Design chipmunk, start of the top module:
module chipmunk
	#(parameter addrSize = 12)
	(input clk,
	 input reset,
	 input [addrSize-1:0] startPC,
	 input [7:0] dataBus,
	 output [7:0] dataBusWrite,
	 output reg [addrSize-1:0] addrBus,
	 output weMem,
	 output done);
	reg [7:0] aReg;               
	reg [7:0] xReg;               
	reg [7:0] yReg;               
	reg [5:0] spReg;              
	reg [addrSize-1:0] pcReg;     
	reg [addrSize-1:0] pcRegAlt;  
	reg [addrSize-1:0] eaReg;     
	reg [7:0] dataReg;            
	wire [7:0] dataRegPlus = dataReg+1;  
	reg cFlagReg, zFlagReg, nFlagReg;
	reg [5:0] opcode;             
	reg [1:0] parameter_size;     
	reg [3:0] state;              
	reg finished;                 
	reg [7:0] dataBusOutput;        
	reg [3:0] nextState;            
	wire [7:0] addSubResult;        
	wire addSubCarryOut;
	wire [7:0] shifterResult;       
	wire shifterCarry;
	wire [7:0] bitOperationResult;  
	wire OpLoadA         = opcode[5:1] == 5'b00000;
	wire OpLoadX         = opcode[5:1] == 5'b00001;
	wire OpLoadY         = opcode[5:1] == 5'b00010;
	wire OpIncDecMem     = opcode[5:2] == 4'b0111 && opcode[0];
	wire OpRolRorMem     = (opcode == 6'b011001 || opcode == 6'b011011);
	wire OpIncDec        = opcode[5:1] == 5'b10101;
	wire OpInxDex        = opcode[5:1] == 5'b10110;
	wire OpInyDey        = opcode[5:1] == 5'b10111;
	wire OpSta           = opcode == 6'b100001;
	wire OpStx           = opcode == 6'b100011;
	wire OpSty           = opcode == 6'b100101;
	wire OpLdaY          = opcode == 6'b101000;
	wire OpStaY          = opcode == 6'b101001;
	wire OpIndexY        = opcode[5:1] == 5'b10100;  
	wire OpSetCarryFlag  = opcode[5:1] == 5'b00011;
	wire OpUseAdder      = opcode[5:3] == 3'b001;
	wire OpUseBitOp      = opcode[5:2] == 4'b0100;
	wire OpUseShifter    = opcode[5:2] == 4'b0110;
	wire OpAdderUseCarry = opcode[5:2] == 4'b0011;
	wire OpCpx           = opcode[5:1] == 5'b01011;
	wire OpCpy           = opcode == 6'b011100;
	wire OpDoCompare     = opcode[5:2] == 4'b0101 || OpCpy;
	wire OpSubtractInstead = OpDoCompare ||                           
	                         (opcode[5:3] == 3'b001 && opcode[1]) ||  
	                         (opcode[5:3] == 3'b101 && opcode[0]);    
	wire aluUseX         = OpCpx || OpInxDex;
  ...
export LEC_CHECK = 0
export CAP_MARGIN = 15
export CELL_PAD_IN_SITES_DETAIL_PLACEMENT = 2
export CORE_ASPECT_RATIO = 0.55
export CORE_MARGIN = 2
export CORE_UTILIZATION = 42
export CTS_CLUSTER_DIAMETER = 286
export CTS_CLUSTER_SIZE = 51
export GPL_ROUTABILITY_DRIVEN = 1
export HOLD_SLACK_MARGIN = -0.05
export MAX_ROUTING_LAYER = met4
export MIN_ROUTING_LAYER = met1
export SETUP_SLACK_MARGIN = 0.66
export SLEW_MARGIN = 40
export TNS_END_PERCENT = 45
create_clock -name core_clock -period 2.98 [get_ports {clk}]
run.sh (not shown) runs the stock make flow with config.mk's settings and CLKGATE_MAP_FILE=.
The baseline never finished: it broke off in 3_5_place_dp with DPL-0033.
Rerun with:
Settings changed: CAP_MARGIN 15 to 20, CELL_PAD_IN_SITES_DETAIL_PLACEMENT 2 to not set, CORE_ASPECT_RATIO 0.55 to not set, CORE_UTILIZATION 42 to 65, CTS_CLUSTER_DIAMETER 286 to not set, CTS_CLUSTER_SIZE 51 to not set, GPL_ROUTABILITY_DRIVEN 1 to not set, HOLD_SLACK_MARGIN -0.05 to not set, MAX_ROUTING_LAYER met4 to not set, MIN_ROUTING_LAYER met1 to not set, SETUP_SLACK_MARGIN 0.66 to not set, SLEW_MARGIN 40 to 20, TNS_END_PERCENT 45 to not set.
Clock period 2.98 ns to 3.95 ns, I/O delays scaled along.
=>
- This time the run finished with negative setup slack left
- synthesized area does not change
- synthesized cell count is unchanged
- die area drops by 35%
Rerun with:
Settings changed: CORE_UTILIZATION 65 to 60, SETUP_SLACK_MARGIN set to 1.05.
Clock period 3.95 ns to 3.84 ns, I/O delays scaled along.
The new run finished with negative setup slack left. Maximum frequency goes down by a few percent. Core utilization goes up by 2.9 points. Routed wire length goes up by roughly a tenth.

========
chipmunk again, from the RTL that the note above started with.
## chipmunk
module chipmunk
	#(parameter addrSize = 12)
	(input clk,
	 input reset,
	 input [addrSize-1:0] startPC,
	 input [7:0] dataBus,
	 output [7:0] dataBusWrite,
	 output reg [addrSize-1:0] addrBus,
	 output weMem,
	 output done);
	reg [7:0] aReg;               
	reg [7:0] xReg;               
	reg [7:0] yReg;               
	reg [5:0] spReg;              
	reg [addrSize-1:0] pcReg;     
	reg [addrSize-1:0] pcRegAlt;  
	reg [addrSize-1:0] eaReg;     
	reg [7:0] dataReg;            
	wire [7:0] dataRegPlus = dataReg+1;  
	reg cFlagReg, zFlagReg, nFlagReg;
	reg [5:0] opcode;             
	reg [1:0] parameter_size;     
	reg [3:0] state;              
	reg finished;                 
	reg [7:0] dataBusOutput;        
	reg [3:0] nextState;            
	wire [7:0] addSubResult;        
	wire addSubCarryOut;
	wire [7:0] shifterResult;       
	wire shifterCarry;
	wire [7:0] bitOperationResult;  
	wire OpLoadA         = opcode[5:1] == 5'b00000;
	wire OpLoadX         = opcode[5:1] == 5'b00001;
	wire OpLoadY         = opcode[5:1] == 5'b00010;
	wire OpIncDecMem     = opcode[5:2] == 4'b0111 && opcode[0];
	wire OpRolRorMem     = (opcode == 6'b011001 || opcode == 6'b011011);
	wire OpIncDec        = opcode[5:1] == 5'b10101;
	wire OpInxDex        = opcode[5:1] == 5'b10110;
	wire OpInyDey        = opcode[5:1] == 5'b10111;
	wire OpSta           = opcode == 6'b100001;
	wire OpStx           = opcode == 6'b100011;
	wire OpSty           = opcode == 6'b100101;
  ...
make LEC_CHECK=0 ABC_AREA=0 CAP_MARGIN=20 CORE_ASPECT_RATIO=0.5 CORE_MARGIN=2 CORE_UTILIZATION=72 CTS_CLUSTER_DIAMETER=248 CTS_CLUSTER_SIZE=99 PLACE_DENSITY=0.36 SLEW_MARGIN=20 TNS_END_PERCENT=20 finish   # period 2.38 ns
The baseline never finished: it broke off in clock tree synthesis (4_1_cts) (DPL-0038).
Rerun with:
Settings changed: ABC_AREA 0 to unset, CORE_ASPECT_RATIO 0.5 to unset, CTS_CLUSTER_DIAMETER 248 to unset, CTS_CLUSTER_SIZE 99 to unset, PLACE_DENSITY 0.36 to unset.
Clock period 2.38 ns to 4.53 ns, I/O delays scaled along.
- The changed run passed the timing, DRC and antenna checks
- synthesized area is unchanged
- die area goes down slightly
- synthesized cell count does not change
Rerun with:
Settings changed: CORE_UTILIZATION 72 to 68, TNS_END_PERCENT 20 to unset.
Clock period 4.53 ns to 5.97 ns, I/O delays scaled along.
The changed run ran to the end with no violations.
Count of clock-buffer cells in the layout is higher by 1.
Sequential share of layout area is higher by 1.1 points.
Synthesized area stays the same.
Design area is lower by about 4.6%.
Critical path depth is lower by 8.
Worst setup slack is better by 590 ps.
First-iteration DRC count is lower by 17%.
Global-route usage is lower by 6.2 points.
Non-clock buffer count is lower by 45.
Synthesized cell count stays the same.
Total power is lower by 30%.
Rerun with:
Settings changed: ABC_AREA set to 1, CTS_CLUSTER_DIAMETER set to 231, CTS_CLUSTER_SIZE set to 15.
Clock period 5.97 ns to 2.72 ns, I/O delays scaled along.
Result: The new run ended with an error in global routing (5_1_grt); die area is lower by a few percent; synthesized cell count came out higher by about a fifth; synthesized area falls by a few percent.
Rerun with:
Settings changed: ABC_AREA 1 to unset, CORE_UTILIZATION 68 to 40, CTS_CLUSTER_DIAMETER 231 to unset, CTS_CLUSTER_SIZE 15 to unset.
Clock period 2.72 ns to 4.69 ns, I/O delays scaled along.
What happened: The changed run finished with timing, DRC and antenna clean; die area came out higher by 73%; synthesized cell count fell by 16%; synthesized area is higher by 3.6%.
Rerun with:
Settings changed: ABC_AREA set to 1, CORE_UTILIZATION 40 to 68, PLACE_DENSITY set to 0.36.
Clock period 4.69 ns to 4.17 ns, I/O delays scaled along.
=> Critical path depth goes down by 7. Setup slack got worse by 140 ps. Non-clock buffer count falls by 15.

========
Starting RTL as in the previous note.
export LEC_CHECK = 0
export CAP_MARGIN = 20
export CORE_MARGIN = 2
export CORE_UTILIZATION = 24
export CTS_CLUSTER_DIAMETER = 26
export CTS_CLUSTER_SIZE = 17
export HOLD_SLACK_MARGIN = 0.1
export MAX_ROUTING_LAYER = met5
export PLACE_DENSITY = 0.41
export SLEW_MARGIN = 40
create_clock -name core_clock -period 5.51 [get_ports {clk}]
Change:
==> flow/config.mk (replaced) <==
export PLATFORM = sky130hd
export DESIGN_NAME = chipmunk
export DESIGN_NICKNAME = chipmunk
export VERILOG_FILES = /design/flow/design.v
export SDC_FILE = /design/flow/constraint.sdc
export NUM_CORES = 4
export LEC_CHECK = 0
export CAP_MARGIN = 20
export CORE_MARGIN = 2
export CORE_UTILIZATION = 65
export SLEW_MARGIN = 20
==> flow/constraint.sdc (replaced) <==
create_clock -name core_clock -period 3.87 [get_ports {clk}]
set_input_delay 0.7740 -clock core_clock [delete_from_list [all_inputs] [get_ports {clk}]]
set_output_delay 0.7740 -clock core_clock [all_outputs]
set_load 0.01 [all_outputs]
After rerunning:
- With this change the flow finished but failed the layout checks on negative setup slack
- worst setup slack got worse by 0.97 ns
- count of clock-buffer cells in the layout does not change
- fmax climbs by about 15%
Change:
--- a/flow/config.mk
+++ b/flow/config.mk
@@ -10 +10,3 @@
-export CORE_UTILIZATION = 65
+export CORE_UTILIZATION = 68
+export CTS_CLUSTER_DIAMETER = 356
+export CTS_CLUSTER_SIZE = 32
==> flow/constraint.sdc (replaced) <==
create_clock -name core_clock -period 3.72 [get_ports {clk}]
set_input_delay 0.7440 -clock core_clock [delete_from_list [all_inputs] [get_ports {clk}]]
set_output_delay 0.7440 -clock core_clock [all_outputs]
set_load 0.01 [all_outputs]
Outcome: The new run finished but fails on negative setup slack; die area came out lower by a few percent; global-route usage came out higher by 3.4 points; wire length came out higher by a little under a tenth; count of clock-buffer cells in the layout is unchanged; critical path depth came out higher by 3.
Change:
--- a/flow/config.mk
+++ b/flow/config.mk
@@ -7,0 +8 @@
+export ABC_AREA = 1
@@ -10,3 +11,2 @@
-export CORE_UTILIZATION = 68
-export CTS_CLUSTER_DIAMETER = 356
-export CTS_CLUSTER_SIZE = 32
+export CORE_UTILIZATION = 65
+export CTS_CLUSTER_SIZE = 73
==> flow/constraint.sdc (replaced) <==
create_clock -name core_clock -period 3.68 [get_ports {clk}]
set_input_delay 0.7360 -clock core_clock [delete_from_list [all_inputs] [get_ports {clk}]]
set_output_delay 0.7360 -clock core_clock [all_outputs]
set_load 0.01 [all_outputs]
Outcome: The new run ran to the end with violations: negative setup slack; total power shrinks by roughly a tenth; register-to-register slack improved by 0.84 ns; hold slack got worse by 0.029 ns; clock-buffer cell count is unchanged; area after synthesis shrinks by a few percent.

========
## oak
chipmunk again, from the RTL that the note above started with.
Settings: LEC_CHECK=0, CAP_MARGIN=10, CELL_PAD_IN_SITES_DETAIL_PLACEMENT=1, CELL_PAD_IN_SITES_GLOBAL_PLACEMENT=3, CORE_ASPECT_RATIO=1.1, CORE_MARGIN=8, CORE_UTILIZATION=40, CTS_CLUSTER_DIAMETER=68, CTS_CLUSTER_SIZE=76, GPL_ROUTABILITY_DRIVEN=0, GPL_TIMING_DRIVEN=1, HOLD_SLACK_MARGIN=0.23, MAX_ROUTING_LAYER=met5, PLACE_DENSITY=0.78, SETUP_SLACK_MARGIN=0.03, SLEW_MARGIN=20; clock period 5.0 ns.
The following lists how pine was set up differently from oak:
Settings: changing CORE_UTILIZATION from 40 to 60; removing PLACE_DENSITY (formerly 0.78); removing GPL_TIMING_DRIVEN (formerly 1); changing CORE_MARGIN from 8 to 2; setting TNS_END_PERCENT to 15 for the first time; removing MAX_ROUTING_LAYER (formerly met5); removing HOLD_SLACK_MARGIN (formerly 0.23); removing CELL_PAD_IN_SITES_GLOBAL_PLACEMENT (formerly 3); removing CELL_PAD_IN_SITES_DETAIL_PLACEMENT (formerly 1); changing CTS_CLUSTER_SIZE from 76 to 97; removing SETUP_SLACK_MARGIN (formerly 0.03); changing CTS_CLUSTER_DIAMETER from 68 to 262; removing CORE_ASPECT_RATIO (formerly 1.1); removing GPL_ROUTABILITY_DRIVEN (formerly 0); changing CAP_MARGIN from 10 to 20.
==> results <==
Re worst clock skew: pine is 4.5 ps down on oak.
Switching power share of the total, pine and oak: smaller value in pine
pine — highest cell delay on the worst timing path 130 ps lower, oak as reference
Fraction of registers with async set or reset after synthesis: oak vs pine identical
When pine is set beside oak, its core utilization turns out to be 21 points larger.
pine finished every stage and its layout cleared the timing, DRC and antenna checks.
Every stage of the flow completed for oak, and the final layout passed the timing, DRC and antenna checks.
The higher worst path setup slack after routing of pine and oak is in oak.
Between pine and oak, it is pine whose post-route worst hold slack is lower, by 4.5 ps.
pine vs. oak: synthesized cell area was more or less identical, signed area change from the synthesized netlist to the final layout has decreased.
## Diff of input files: birch against pine
Settings: clearing TNS_END_PERCENT, which used to be 15; clearing CTS_CLUSTER_SIZE, which used to be 97; swapping 60 for 33 in CORE_UTILIZATION; clearing CTS_CLUSTER_DIAMETER, which used to be 262; swapping 5.0 for 4.69 in the clock period (ns, I/O delays scaled along).
==> comparison <==
- Diff birch..pine | parity-gate share of the synthesized area counting xor and xnor cells | unchanged
- Portion of total power attributed to sequential cells for birch: 0.7 points down relative to pine
- Relative to pine, the routed wire length measured on birch has increased by a few percent.
- Summary of birch over pine: total power went up by 0.26 mW; iteration tally of the first detailed-router pass went up by 1; final instance count without filler cells went up by about 12%.
- birch completed; timing, DRC and antenna clean
- From pine to birch the numbers moved as follows: sequential share of cell area saw a decrease, number of nets produced by synthesis held, utilization went down 29 points.
Modified inputs, maple compared to birch
Settings: GPL_ROUTABILITY_DRIVEN: unset -> 0; CORE_UTILIZATION: 33 -> 40; CELL_PAD_IN_SITES_GLOBAL_PLACEMENT: unset -> 3; the clock period (ns, I/O delays scaled along): 4.69 -> 5.0.
Results
On final critical-path setup slack, maple does better than birch. From maple to birch, critical path depth did not move at all. maple: fraction of power consumed by the clock network is 2.1 points higher than what birch reported.

========
chipmunk again, from the RTL that the note above started with.
Settings: LEC_CHECK=0, ABC_AREA=1, CAP_MARGIN=20, CORE_MARGIN=2, CORE_UTILIZATION=68, CTS_CLUSTER_DIAMETER=377, CTS_CLUSTER_SIZE=99, PLACE_DENSITY=0.36, SLEW_MARGIN=20; clock period 2.79 ns.
The baseline ended with an error in 5_1_grt.
==> next run, changes <==
CORE_UTILIZATION = 67   (was 68)
CTS_CLUSTER_DIAMETER = unset   (was 377)
CTS_CLUSTER_SIZE = 73   (was 99)
PLACE_DENSITY = unset   (was 0.36)
clock period = 3.87 ns   (was 2.79 ns; I/O delays follow)
With this change the flow finished clean.
Synthesized area does not change.
Die area climbs by 1.4%.
Synthesized cell count does not change.
==> next run, changes <==
ABC_AREA = unset   (was 1)
CORE_UTILIZATION = 68   (was 67)
CTS_CLUSTER_SIZE = unset   (was 73)
clock period = 4.33 ns   (was 3.87 ns; I/O delays follow)
With this change the flow completed, yet does not pass: negative setup slack.
Utilization climbs by 1.9 points.
Final area rose by 5.9%.
Via count falls by 6.6%.
Register-to-register slack got worse by 140 ps.
==> next run, changes <==
CORE_UTILIZATION = 40   (was 68)
SETUP_SLACK_MARGIN = 1.34   (was unset)
clock period = 4.69 ns   (was 4.33 ns; I/O delays follow)
=>
- With this change the flow passed the timing, DRC and antenna checks
- non-clock buffer count goes down by 6
- clock-buffer cell count goes up by 2
- final cell count goes up by 8.7%
- wire length goes up by 1.1%
- clock skew stays flat
- clock power goes up by about 2%

========
chipmunk again, from the RTL that the note above started with.
clock: 4.79 ns
lec_check: 0
cap_margin: 15
cell_pad_in_sites_detail_placement: 0
cell_pad_in_sites_global_placement: 2
core_aspect_ratio: 1.88
core_margin: 2
core_utilization: 24
cts_cluster_diameter: 228
cts_cluster_size: 66
hold_slack_margin: 0.1
max_routing_layer: met5
place_density: 0.41
slew_margin: 30
tns_end_percent: 20
The baseline passed the timing, DRC and antenna checks.
Rerun with:
Settings changed: CAP_MARGIN 15 to 20, CELL_PAD_IN_SITES_DETAIL_PLACEMENT 0 to unset, CELL_PAD_IN_SITES_GLOBAL_PLACEMENT 2 to unset, CORE_ASPECT_RATIO 1.88 to unset, CTS_CLUSTER_DIAMETER 228 to 44, CTS_CLUSTER_SIZE 66 to unset, SLEW_MARGIN 30 to 40, TNS_END_PERCENT 20 to unset.
Clock period 4.79 ns to 5.51 ns, I/O delays scaled along.
What happened:
- The changed run went through all stages and came out clean
- total power fell by about a fifth
- die area is about the same
- count of clock-buffer cells in the layout rose by 1
- maximum frequency fell by roughly a tenth
- setup slack gets better by 0.15 ns
- routed wire length fell by a quarter to a third
- non-clock buffer count fell by 108
- core utilization fell by 2.3 points
Rerun with:
Settings changed: CAP_MARGIN 20 to 0, CORE_UTILIZATION 24 to 66, HOLD_SLACK_MARGIN 0.1 to unset, PLACE_DENSITY 0.41 to unset.
Clock period 5.51 ns to 3.83 ns, I/O delays scaled along.
Outcome: With this change the flow finished but fails on setup timing. Power increases by 59%. Worst setup slack got worse by 0.97 ns. Non-clock buffer count rose by 119. Sequential power grows by 44%.
No activity file was given, so power comes from the tool's default toggle rates.
